==> 06-06 <==
==> flow/design.v <==
`timescale 1ns / 1ps
module FIR(
    input clk,
    input reset,
    input enable_fir,
    input signed [15:0] fir_data_in,
    output reg signed [31:0] fir_data_out 
    );
    reg signed [15:0] buff0, buff1, buff2, buff3, buff4, buff5, buff6, buff7, buff8, buff9, buff10, buff11, buff12, buff13, buff14;
    wire signed [15:0] tap0, tap1, tap2, tap3, tap4, tap5, tap6, tap7, tap8, tap9, tap10, tap11, tap12, tap13, tap14; 
    reg signed [31:0] acc0, acc1, acc2, acc3, acc4, acc5, acc6, acc7, acc8, acc9, acc10, acc11, acc12, acc13, acc14; 
    assign tap0 = 16'hfe64;
    assign tap1 = 16'hfc8a; 
    assign tap2 = 16'hfc04; 
    assign tap3 = 16'hff93; 
    assign tap4 = 16'h0883; 
    assign tap5 = 16'h14ef; 
    assign tap6 = 16'h1ff7; 
    assign tap7 = 16'h2463; 
    assign tap8 = 16'h1ff7; 
    assign tap9 = 16'h14ef;
    assign tap10 = 16'h0883; 
    assign tap11 = 16'hff93; 
    assign tap12 = 16'hfc04; 
    assign tap13 = 16'hfc8a; 
    assign tap14 = 16'hfe64;
	always @ (posedge clk)
        begin
            if(enable_fir == 1'b1)
                begin
                    buff0 <= fir_data_in;
                    acc0 <= tap0 * buff0;
                    buff1 <= buff0;  
                    acc1 <= tap1 * buff1;
                    buff2 <= buff1; 
                    acc2 <= tap2 * buff2;
                    buff3 <= buff2;     
                    acc3 <= tap3 * buff3;
                    buff4 <= buff3;  
                    acc4 <= tap4 * buff4;
                    buff5 <= buff4; 
                    acc5 <= tap5 * buff5;
                    buff6 <= buff5;  
                    acc6 <= tap6 * buff6;
                    buff7 <= buff6; 
                    acc7 <= tap7 * buff7;
                    buff8 <= buff7;  
                    acc8 <= tap8 * buff8;
                    buff9 <= buff8;     
                    acc9 <= tap9 * buff9;
                    buff10 <= buff9;   
                    acc10 <= tap10 * buff10;
                    buff11 <= buff10;    
                    acc11 <= tap11 * buff11;
                    buff12 <= buff11;    
                    acc12 <= tap12 * buff12;
                    buff13 <= buff12;  
                    acc13 <= tap13 * buff13;  
                    buff14 <= buff13;  
                    acc14 <= tap14 * buff14;  
                end
        end   
    always @ (posedge clk) 
        begin
            if (enable_fir == 1'b1)
                begin
                    fir_data_out <= acc0 + acc1 + acc2 + acc3 + acc4 + acc5 + acc6 + acc7 + acc8 + acc9 + acc10 + acc11 + acc12 + acc13 + acc14;
                end
        end 
endmodule
`timescale 1 ns / 1 ps
module AXIS_FIR_v1_0_S_AXIS #
    (
        parameter integer C_S_AXIS_TDATA_WIDTH	= 16
    )
    (
        input wire [3:0] s_axis_tkeep,
        output reg enable_fir,
        output reg [C_S_AXIS_TDATA_WIDTH-1 : 0] fir_data_in,
        input wire  S_AXIS_ACLK,
        input wire  S_AXIS_ARESETN,
        output wire  S_AXIS_TREADY,
        input wire [C_S_AXIS_TDATA_WIDTH-1 : 0] S_AXIS_TDATA,
        input wire [(C_S_AXIS_TDATA_WIDTH/8)-1 : 0] S_AXIS_TSTRB,
        input wire  S_AXIS_TLAST,
        input wire  S_AXIS_TVALID
    );
    function integer clogb2 (input integer bit_depth);
        begin
            for(clogb2=0; bit_depth>0; clogb2=clogb2+1)
                bit_depth = bit_depth >> 1;
        end
    endfunction
    localparam NUMBER_OF_INPUT_WORDS  = 8;
    localparam bit_num  = clogb2(NUMBER_OF_INPUT_WORDS-1);
    parameter [1:0] IDLE        = 1'b0,  
                    WRITE_FIFO  = 1'b1;  
    reg axis_tready;
    reg mst_exec_state; 
    genvar byte_index;   
    wire fifo_wren;
    reg fifo_full_flag;
    reg [bit_num-1:0] write_pointer;
    reg writes_done;
    assign S_AXIS_TREADY = axis_tready;
    always @ (posedge S_AXIS_ACLK) 
        begin  
            if (!S_AXIS_ARESETN) 
                begin
                  mst_exec_state <= IDLE;
                  axis_tready <= 1'b0;
                end  
            else
                case (mst_exec_state)
                    IDLE: 
                        if (S_AXIS_TVALID)
                            begin
                                mst_exec_state <= WRITE_FIFO;
                                axis_tready <= 1'b1;  
                            end
                        else
                            begin
                                mst_exec_state <= IDLE;
                                axis_tready <= 1'b0;  
                            end
                    WRITE_FIFO: 
                        if (writes_done)
                            begin
                                mst_exec_state <= IDLE;
                            end
                        else
                            begin
                                mst_exec_state <= WRITE_FIFO;
                            end
                endcase
        end
    always@(posedge S_AXIS_ACLK)
        begin
            if(!S_AXIS_ARESETN)
                begin
                    write_pointer <= 0;
                    writes_done <= 1'b0;
                end  
            else
                if (write_pointer <= NUMBER_OF_INPUT_WORDS-1)
                    begin
                        if (fifo_wren)
                            begin
                                write_pointer <= write_pointer + 1;
                                writes_done <= 1'b0;
                            end
                        if ((write_pointer == NUMBER_OF_INPUT_WORDS-1)|| S_AXIS_TLAST)
                            begin
                                writes_done <= 1'b1;
                            end
                    end  
        end
    assign fifo_wren = S_AXIS_TVALID && axis_tready;
    generate 
        for (byte_index=0; byte_index<= (C_S_AXIS_TDATA_WIDTH/8-1); byte_index=byte_index+1)
            begin:FIFO_GEN
                reg  [(C_S_AXIS_TDATA_WIDTH/4)-1:0] stream_data_fifo [0 : NUMBER_OF_INPUT_WORDS-1];
                always @ (posedge S_AXIS_ACLK)
                    begin
                        if (fifo_wren) 
                            begin
                                stream_data_fifo[write_pointer] <= S_AXIS_TDATA[(byte_index*8+7) -: 8];
                            end  
                    end  
            end		
    endgenerate
    always @ (posedge S_AXIS_ACLK)
        begin  
            if (!S_AXIS_ARESETN)
                begin 
                    enable_fir <= 1'b0;
                    fir_data_in <= 16'd0;
                end
            else if (fifo_wren)
                begin
                    enable_fir <= 1'b1;
                    fir_data_in <= S_AXIS_TDATA;
                end
            else 
                begin 
                    enable_fir <= enable_fir;
                    fir_data_in <= fir_data_in;
                end
        end  
endmodule
`timescale 1ns / 1ps
module AXIS_FIR_v1_0_M_AXIS #
    (
        parameter integer C_M_AXIS_TDATA_WIDTH	= 32,
        parameter integer C_M_START_COUNT	= 32
    )
	(
        output reg [3:0] m_axis_tkeep,
        input wire enable_fir,
        input wire [C_M_AXIS_TDATA_WIDTH-1 : 0] fir_data_out,
        input wire  M_AXIS_ACLK,
        input wire  M_AXIS_ARESETN,
        output wire  M_AXIS_TVALID,
        output wire [C_M_AXIS_TDATA_WIDTH-1 : 0] M_AXIS_TDATA,
        output wire [(C_M_AXIS_TDATA_WIDTH/8)-1 : 0] M_AXIS_TSTRB,
        output wire  M_AXIS_TLAST,
        input wire  M_AXIS_TREADY 
	);
	localparam NUMBER_OF_OUTPUT_WORDS = 8;                                               
	function integer clogb2 (input integer bit_depth);                                   
        begin                                                                              
            for(clogb2=0; bit_depth>0; clogb2=clogb2+1)                                      
                bit_depth = bit_depth >> 1;                                                    
        end                                                                                
	endfunction                                                                          
	localparam integer WAIT_COUNT_BITS = clogb2(C_M_START_COUNT-1);                      
	localparam bit_num  = clogb2(NUMBER_OF_OUTPUT_WORDS);                                
	parameter [1:0] IDLE          = 2'b00,  
	                INIT_COUNTER  = 2'b01,  
	                SEND_STREAM   = 2'b10;  
	reg [1:0] mst_exec_state;  
	reg [bit_num-1:0] read_pointer;                                                      
	reg [WAIT_COUNT_BITS-1 : 0] count;
	wire axis_tvalid;
	reg axis_tvalid_delay;
	wire axis_tlast;
	reg axis_tlast_delay;
	reg [C_M_AXIS_TDATA_WIDTH-1 : 0] stream_data_out;
	wire tx_en;
	reg tx_done;
	assign M_AXIS_TVALID = axis_tvalid_delay;
	assign M_AXIS_TDATA	 = stream_data_out;
	assign M_AXIS_TLAST	 = axis_tlast_delay;
	assign M_AXIS_TSTRB	 = {(C_M_AXIS_TDATA_WIDTH/8){1'b1}};
    always @(posedge M_AXIS_ACLK)                                             
        begin                                                                     
            if (!M_AXIS_ARESETN)                                                    
                begin                                                                 
                    mst_exec_state <= IDLE;                                             
                    count    <= 0;                                                      
                end                                                                   
            else                                                                    
                case (mst_exec_state)                                                 
                    IDLE:                                                               
                                mst_exec_state <= INIT_COUNTER;                              
                    INIT_COUNTER:                                                       
                        if (count == C_M_START_COUNT - 1)                               
                            begin                                                           
                                mst_exec_state <= SEND_STREAM;                               
                            end                                                             
                        else                                                              
                            begin                                                           
                                count <= count + 1;                                           
                                mst_exec_state <= INIT_COUNTER;                              
                            end                                                             
                    SEND_STREAM:                                                        
                        if (tx_done)                                                      
                            begin                                                           
                                mst_exec_state <= INIT_COUNTER;
                                count <= 0;                                     
                            end                                                             
                        else                                                              
                            begin                                                           
                                mst_exec_state <= SEND_STREAM;                                
                            end                                                             
                endcase                                                               
        end                                                                       
    assign axis_tvalid = (mst_exec_state != IDLE);
	assign axis_tlast = (read_pointer == NUMBER_OF_OUTPUT_WORDS-1);                                
    always @(posedge M_AXIS_ACLK)                                                                  
        begin                                                                                          
            if (!M_AXIS_ARESETN)                                                                         
                begin                                                                                      
                    axis_tvalid_delay <= 1'b0;                                                               
                    axis_tlast_delay <= 1'b0;                                                                
                end                                                                                        
            else                                                                                         
                begin                                                                                      
                    axis_tvalid_delay <= axis_tvalid;                                                        
                    axis_tlast_delay <= axis_tlast;                                                          
                end                                                                                        
        end                                                                                            
    always@(posedge M_AXIS_ACLK)                                               
        begin                                                                            
            if(!M_AXIS_ARESETN)                                                            
                begin                                                                        
                    read_pointer <= 0;                                                         
                    tx_done <= 1'b0;                                                           
                end                                                                          
            else                                                                           
            if (read_pointer <= NUMBER_OF_OUTPUT_WORDS-1)                                
                begin                                                                      
                    if (tx_en)                                                               
                        begin                                                                  
                            read_pointer <= read_pointer + 1;                                    
                            tx_done <= 1'b0;                                                     
                        end                                                                    
                end                                                                        
            else if (read_pointer == NUMBER_OF_OUTPUT_WORDS)                             
                begin                                                                      
                    tx_done <= 1'b1;   
                    read_pointer <= 0;  
                end                                                                        
        end                                                                              
	assign tx_en = M_AXIS_TREADY && axis_tvalid;   
    always @( posedge M_AXIS_ACLK )                  
        begin                                            
            if(!M_AXIS_ARESETN)                            
                begin                                        
                    stream_data_out <= 1;                      
                end                                          
            else if (tx_en) 
                begin                                        
                    stream_data_out <= fir_data_out;  
                end                                          
        end                                              
    always @ (posedge M_AXIS_ACLK)
        begin
            if (enable_fir == 1'b1 && M_AXIS_ARESETN == 1'b1)
                begin
                    m_axis_tkeep <= 4'hf;
                end
            else
                begin
                    m_axis_tkeep <= 4'h0;
                end
        end    
endmodule
`timescale 1 ns / 1 ps
module AXIS_FIR_v1_0 # 
    (
        parameter integer C_S_AXIS_TDATA_WIDTH	= 16,
        parameter integer C_M_AXIS_TDATA_WIDTH	= 32,
        parameter integer C_M_AXIS_START_COUNT	= 32
    )
    (
        input wire [3:0] s_axis_tkeep,
        output wire [3:0] m_axis_tkeep,
        input wire  s_axis_aclk,
        input wire  s_axis_aresetn,
        output wire  s_axis_tready,
        input wire [C_S_AXIS_TDATA_WIDTH-1 : 0] s_axis_tdata,
        input wire [(C_S_AXIS_TDATA_WIDTH/8)-1 : 0] s_axis_tstrb,
        input wire  s_axis_tlast,
        input wire  s_axis_tvalid,
        input wire  m_axis_aclk,
        input wire  m_axis_aresetn,
        output wire  m_axis_tvalid,
        output wire [C_M_AXIS_TDATA_WIDTH-1 : 0] m_axis_tdata,
        output wire [(C_M_AXIS_TDATA_WIDTH/8)-1 : 0] m_axis_tstrb,
        output wire  m_axis_tlast,
        input wire  m_axis_tready
    );
    wire [C_S_AXIS_TDATA_WIDTH-1 : 0] fir_data_in;
    wire [C_M_AXIS_TDATA_WIDTH-1 : 0] fir_data_out;
    wire enable_fir;
    AXIS_FIR_v1_0_S_AXIS # ( 
        .C_S_AXIS_TDATA_WIDTH(C_S_AXIS_TDATA_WIDTH)
    ) AXIS_FIR_v1_0_S_AXIS_inst (
        .s_axis_tkeep(s_axis_tkeep),
        .enable_fir(enable_fir),
        .fir_data_in(fir_data_in),
        .S_AXIS_ACLK(s_axis_aclk),
        .S_AXIS_ARESETN(s_axis_aresetn),
        .S_AXIS_TREADY(s_axis_tready),
        .S_AXIS_TDATA(s_axis_tdata),
        .S_AXIS_TSTRB(s_axis_tstrb),
        .S_AXIS_TLAST(s_axis_tlast),
        .S_AXIS_TVALID(s_axis_tvalid)
    );
    AXIS_FIR_v1_0_M_AXIS # ( 
        .C_M_AXIS_TDATA_WIDTH(C_M_AXIS_TDATA_WIDTH),
        .C_M_START_COUNT(C_M_AXIS_START_COUNT)
    ) AXIS_FIR_v1_0_M_AXIS_inst (
        .m_axis_tkeep(m_axis_tkeep),
        .enable_fir(enable_fir),
        .fir_data_out(fir_data_out),
        .M_AXIS_ACLK(s_axis_aclk),
        .M_AXIS_ARESETN(s_axis_aresetn),
        .M_AXIS_TVALID(m_axis_tvalid),
        .M_AXIS_TDATA(m_axis_tdata),
        .M_AXIS_TSTRB(m_axis_tstrb),
        .M_AXIS_TLAST(m_axis_tlast),
        .M_AXIS_TREADY(m_axis_tready)
    );
    FIR LPF_FIR_inst (
        .clk(s_axis_aclk),
        .reset(s_axis_aresetn),
        .enable_fir(enable_fir),
        .fir_data_in(fir_data_in),  
        .fir_data_out(fir_data_out)  
    );
endmodule
==> flow/run.sh <==
#!/bin/bash
# the make line also repeats each setting of config.mk as NAME=value (left out here)
make -C /OpenROAD-flow-scripts/flow DESIGN_CONFIG=/design/flow/config.mk WORK_HOME=/design/flow/orfs CLKGATE_MAP_FILE= finish
==> flow/config.mk <==
export PLATFORM = sky130hd
export DESIGN_NAME = AXIS_FIR_v1_0
export DESIGN_NICKNAME = AXIS_FIR_v1_0
export VERILOG_FILES = /design/flow/design.v
export SDC_FILE = /design/flow/constraint.sdc
export NUM_CORES = 4
export LEC_CHECK = 0
export CAP_MARGIN = 20
export CORE_ASPECT_RATIO = 0.78
export CORE_MARGIN = 4
export CORE_UTILIZATION = 40
export GPL_TIMING_DRIVEN = 0
export SLEW_MARGIN = 20
==> flow/constraint.sdc <==
create_clock -name core_clock -period 8.0 [get_ports {s_axis_aclk}]
set_input_delay 1.6000 -clock core_clock [delete_from_list [all_inputs] [get_ports {s_axis_aclk}]]
set_output_delay 1.6000 -clock core_clock [all_outputs]
set_load 0.01 [all_outputs]
==> inputs of 03-20, as changes to 06-06 <==
- CORE_ASPECT_RATIO: 0.78 -> not set
- CORE_MARGIN: 4 -> 2
- CORE_UTILIZATION: 40 -> 72
- CTS_CLUSTER_SIZE: not set -> 95
- GPL_TIMING_DRIVEN: 0 -> not set
- PLACE_DENSITY: not set -> 0.43
- SETUP_SLACK_MARGIN: not set -> 1.43
==> flow/constraint.sdc (replaced) <==
create_clock -name core_clock -period 5.13 [get_ports {s_axis_aclk}]
set_input_delay 1.0260 -clock core_clock [delete_from_list [all_inputs] [get_ports {s_axis_aclk}]]
set_output_delay 1.0260 -clock core_clock [all_outputs]
set_load 0.01 [all_outputs]
==> inputs of 03-03, as changes to 06-06 <==
- ABC_AREA: not set -> 1
- CAP_MARGIN: 20 -> 0
- CORE_ASPECT_RATIO: 0.78 -> not set
- CORE_MARGIN: 4 -> 2
- CORE_UTILIZATION: 40 -> 72
- GPL_TIMING_DRIVEN: 0 -> not set
- PLACE_DENSITY: not set -> 0.41
==> flow/constraint.sdc (replaced) <==
create_clock -name core_clock -period 4.66 [get_ports {s_axis_aclk}]
set_input_delay 0.9320 -clock core_clock [delete_from_list [all_inputs] [get_ports {s_axis_aclk}]]
set_output_delay 0.9320 -clock core_clock [all_outputs]
set_load 0.01 [all_outputs]
==> impl_metrics.yaml <==
# generated from flow reports
outcome:
  status: "finished with violations"
  so_faults: "negative setup slack"
final_timing:
  setup_slack_ns: -1.316
  rsz0062_at_grt: "true"
  fmax_ghz: 0.1551
  finalSetupViolCount: 108
  finalHoldViolCount: 0
routing:
  highest_layer: "met5"
  wl_um: 258700
worst_setup_path:
  crit_path_end_kind: "register"
  critPathKind: "register to register"
cells_and_area:
  syn2layout_area_growth_pct: 21.91
That was 03-20.
==> impl_metrics.yaml <==
# generated from flow reports
final_timing:
  setup_slack_ns: 0.2413
  finalSetupViolCount: 0
  finalHoldViolCount: 0
  rsz0062_at_grt: "false"
worst_setup_path:
  crit_path_end_kind: "register"
outcome:
  status: "timing/DRC/antenna clean"
routing:
  highest_layer: "met4"
cells_and_area:
  syn2layout_area_growth_pct: 9.052
That was 06-06.
==> impl_metrics.yaml <==
# yosys + openroad results
outcome:
  status: "aborted with a tool error"
  failed_stage: "global routing"
  error_line: "[ERROR GRT-0232] Routing congestion too high. Check the congestion heatmap in the GUI."
placement:
  place_congestion: 1.026
synth:
  largest_area_cell: "fa_1"
  ys_sh_simple: 0.1286
die:
  row_count: 128
cts:
  cts_sinks: 717
  clockBufferDepth: 3
  ctsHtreeMaxLevel: 3
  hold_buffers: 0
That was 03-03.
